==> flow/design.v (excerpt) <==
module sram_logger(
    input         CLK_48MHZ,
    input         RESET,           
    input         READ_CMD,
    input  [79:0] GEIG_DATA,
    input  [79:0] MAG_DATA,
    input  [31:0] SRAM_D_IN,
    output [17:0] SRAM_A,
    output [3:0]  SRAM_SRBS,
    output        SRAM_CE,
    output        SRAM_WE,
    output        SRAM_OE,
    output [15:0] SRAM_D_OUT,
    output        SRAM_D_OE,
    output [15:0] DATA_READ,
    output [17:0] W_ADDRESS,
    output        W_CHIP_SELECT,
    output [17:0] R_ADDRESS,
    output        R_CHIP_SELECT
);
For scale: about 2400 cells after synthesis, ~560 flip-flops, roughly 0.025 mm^2 of cells after synthesis.
clock: 14.8 ns
lec_check: 0
cap_margin: 20
cell_pad_in_sites_global_placement: 2
core_aspect_ratio: 0.74
core_margin: 2
core_utilization: 27
gpl_timing_driven: 0
place_density_lb_addon: 0.23
setup_slack_margin: -0.49
slew_margin: 20
tns_end_percent: 100
run.sh (not shown) runs the stock make flow with config.mk's settings and CLKGATE_MAP_FILE=.
==> next run, changes <==
Settings changed: CAP_MARGIN 20 to 0, CELL_PAD_IN_SITES_GLOBAL_PLACEMENT 2 to not set, CORE_ASPECT_RATIO 0.74 to not set, CORE_UTILIZATION 27 to 68, CTS_CLUSTER_SIZE set to 36, GPL_TIMING_DRIVEN 0 to not set, PLACE_DENSITY_LB_ADDON 0.23 to not set, SETUP_SLACK_MARGIN -0.49 to not set, TNS_END_PERCENT 100 to not set.
Clock period 14.8 ns to 4.83 ns, I/O delays scaled along.
- Now the flow completed and failed the layout checks on negative setup slack
- sequential share of layout area falls by 3.4 points
- count of clock-buffer cells in the layout falls by 5
- global-route usage rises by 33 points
- hold slack loses 250 ps
- utilization rises by 61 points
- via count rises by about 40%
- area after synthesis is unchanged
- total power rises to 3.0 times its value
- wire length rises by about 30%
==> next run, changes <==
Settings changed: CAP_MARGIN 0 to 20, CORE_UTILIZATION 68 to 52, CTS_CLUSTER_SIZE 36 to not set.
Clock period 4.83 ns to 4.93 ns, I/O delays scaled along.
The new run produced a clean layout.
Total power falls by 1.2%.
Worst setup slack improved by 680 ps.
Core utilization is lower by 23 points.
Area after synthesis does not change.
Clock power rose by about 4%.
==> next run, changes <==
Settings changed: ABC_AREA set to 1, CORE_UTILIZATION 52 to 69, CTS_CLUSTER_SIZE set to 95.
The new run completed without violations.
Die size decreases by about a fifth.
Clock skew stays flat.
Worst hold slack degrades by 150 ps.
Total power increases by about a fifth.
Design area decreases by a few percent.
Area after synthesis increases by a few percent.

v58:
Starting RTL as in the previous note.
make LEC_CHECK=0 ABC_AREA=0 CAP_MARGIN=25 CORE_MARGIN=2 CORE_UTILIZATION=69 CTS_CLUSTER_SIZE=37 GPL_TIMING_DRIVEN=1 MAX_ROUTING_LAYER=met4 PLACE_DENSITY=0.61 SETUP_SLACK_MARGIN=1.11 SLEW_MARGIN=20 TNS_END_PERCENT=15 finish   # period 4.87 ns
v58 did not finish; a tool error ended it in global routing (5_1_grt).
Edits applied to the flow inputs when going from v58 to v29:
# v58
export LEC_CHECK = 0
export ABC_AREA = 0
export CAP_MARGIN = 25
export CORE_MARGIN = 2
export CORE_UTILIZATION = 69
export CTS_CLUSTER_SIZE = 37
export GPL_TIMING_DRIVEN = 1
export MAX_ROUTING_LAYER = met4
export PLACE_DENSITY = 0.61
export SETUP_SLACK_MARGIN = 1.11
export SLEW_MARGIN = 20
export TNS_END_PERCENT = 15
create_clock -name core_clock -period 4.87 [get_ports {CLK_48MHZ}]
# v29
export LEC_CHECK = 0
export ABC_AREA = 0
export CAP_MARGIN = 25
export CORE_MARGIN = 2
export CORE_UTILIZATION = 66
export CTS_CLUSTER_SIZE = 83
export GPL_TIMING_DRIVEN = 1
export MAX_ROUTING_LAYER = met4
export PLACE_DENSITY = 0.61
export SLEW_MARGIN = 20
export TNS_END_PERCENT = 15
create_clock -name core_clock -period 4.87 [get_ports {CLK_48MHZ}]
Findings:
- Layout checks on v29: not met. Flow itself completed; violations: negative setup slack.
- STATUS placement-stage worst setup slack: v29 loses against v58
- v29 against v58: post-synthesis instance area flat, number of cells upsized or downsized after cts now sits lower, number of buffers created by CTS moved up.
- Summary of v29 over v58: placed instance area barely changed, die area picked up an extra 1700 sq um, post-CTS repair timing setup buffer count saw a decrease, floorplan-stage core utilization fell 2.4 points.
What v36 does differently from v29 at the input level:
# v29
export LEC_CHECK = 0
export ABC_AREA = 0
export CAP_MARGIN = 25
export CORE_MARGIN = 2
export CORE_UTILIZATION = 66
export CTS_CLUSTER_SIZE = 83
export GPL_TIMING_DRIVEN = 1
export MAX_ROUTING_LAYER = met4
export PLACE_DENSITY = 0.61
export SLEW_MARGIN = 20
export TNS_END_PERCENT = 15
create_clock -name core_clock -period 4.87 [get_ports {CLK_48MHZ}]
# v36
export LEC_CHECK = 0
export CAP_MARGIN = 20
export CORE_MARGIN = 2
export CORE_UTILIZATION = 40
export SLEW_MARGIN = 20
create_clock -name core_clock -period 10.0 [get_ports {CLK_48MHZ}]
v36 reached the final stage; the timing, design-rule and antenna checks on its layout passed. v29 → v36: cell area after placement shows a reduction of about 9%; number of clock buffers inserted by TritonCTS shows an increase of 8.9%; maximum buffer depth of the clock tree level. Area: v36 vs v29 -> v36 smaller.
What v40 does differently from v36 at the input level:
# v36
export LEC_CHECK = 0
export CAP_MARGIN = 20
export CORE_MARGIN = 2
export CORE_UTILIZATION = 40
export SLEW_MARGIN = 20
create_clock -name core_clock -period 10.0 [get_ports {CLK_48MHZ}]
# v40
export LEC_CHECK = 0
export CAP_MARGIN = 15
export CORE_MARGIN = 2
export CORE_UTILIZATION = 66
export SETUP_SLACK_MARGIN = 1.21
export SLEW_MARGIN = 20
create_clock -name core_clock -period 4.83 [get_ports {CLK_48MHZ}]
[summary]
- Flow for v40 halted at global routing (5_1_grt), error code DPL-0038.
- In the tables for v36 and v40, die height reads higher with v36.
- Measured against v36, the die size of v40 comes out at 0.61 times the reference value.
- Looking only at number of rows created at floorplan, and setting everything else aside, the higher value of v36 and v40 goes to v36.
- As far as area of the synthesized netlist per yosys stat is concerned, v40 and v36 perform about the same.
- Delta (v40 minus v36): overall die width dropped about 22%; number of standard cells reported by yosys barely changed.
- Changes observed in v40 relative to v36: clock buffer count from CTS shrank by 6; placed cell count went up 67; final RePlAce weighted congestion rose by 0.14; fraction of the core area occupied by cells at floorplan has increased.
- Re cell area after placement: v36 was lower than v40.
Power figures rest on the tool's default switching activity, not on a simulated workload.
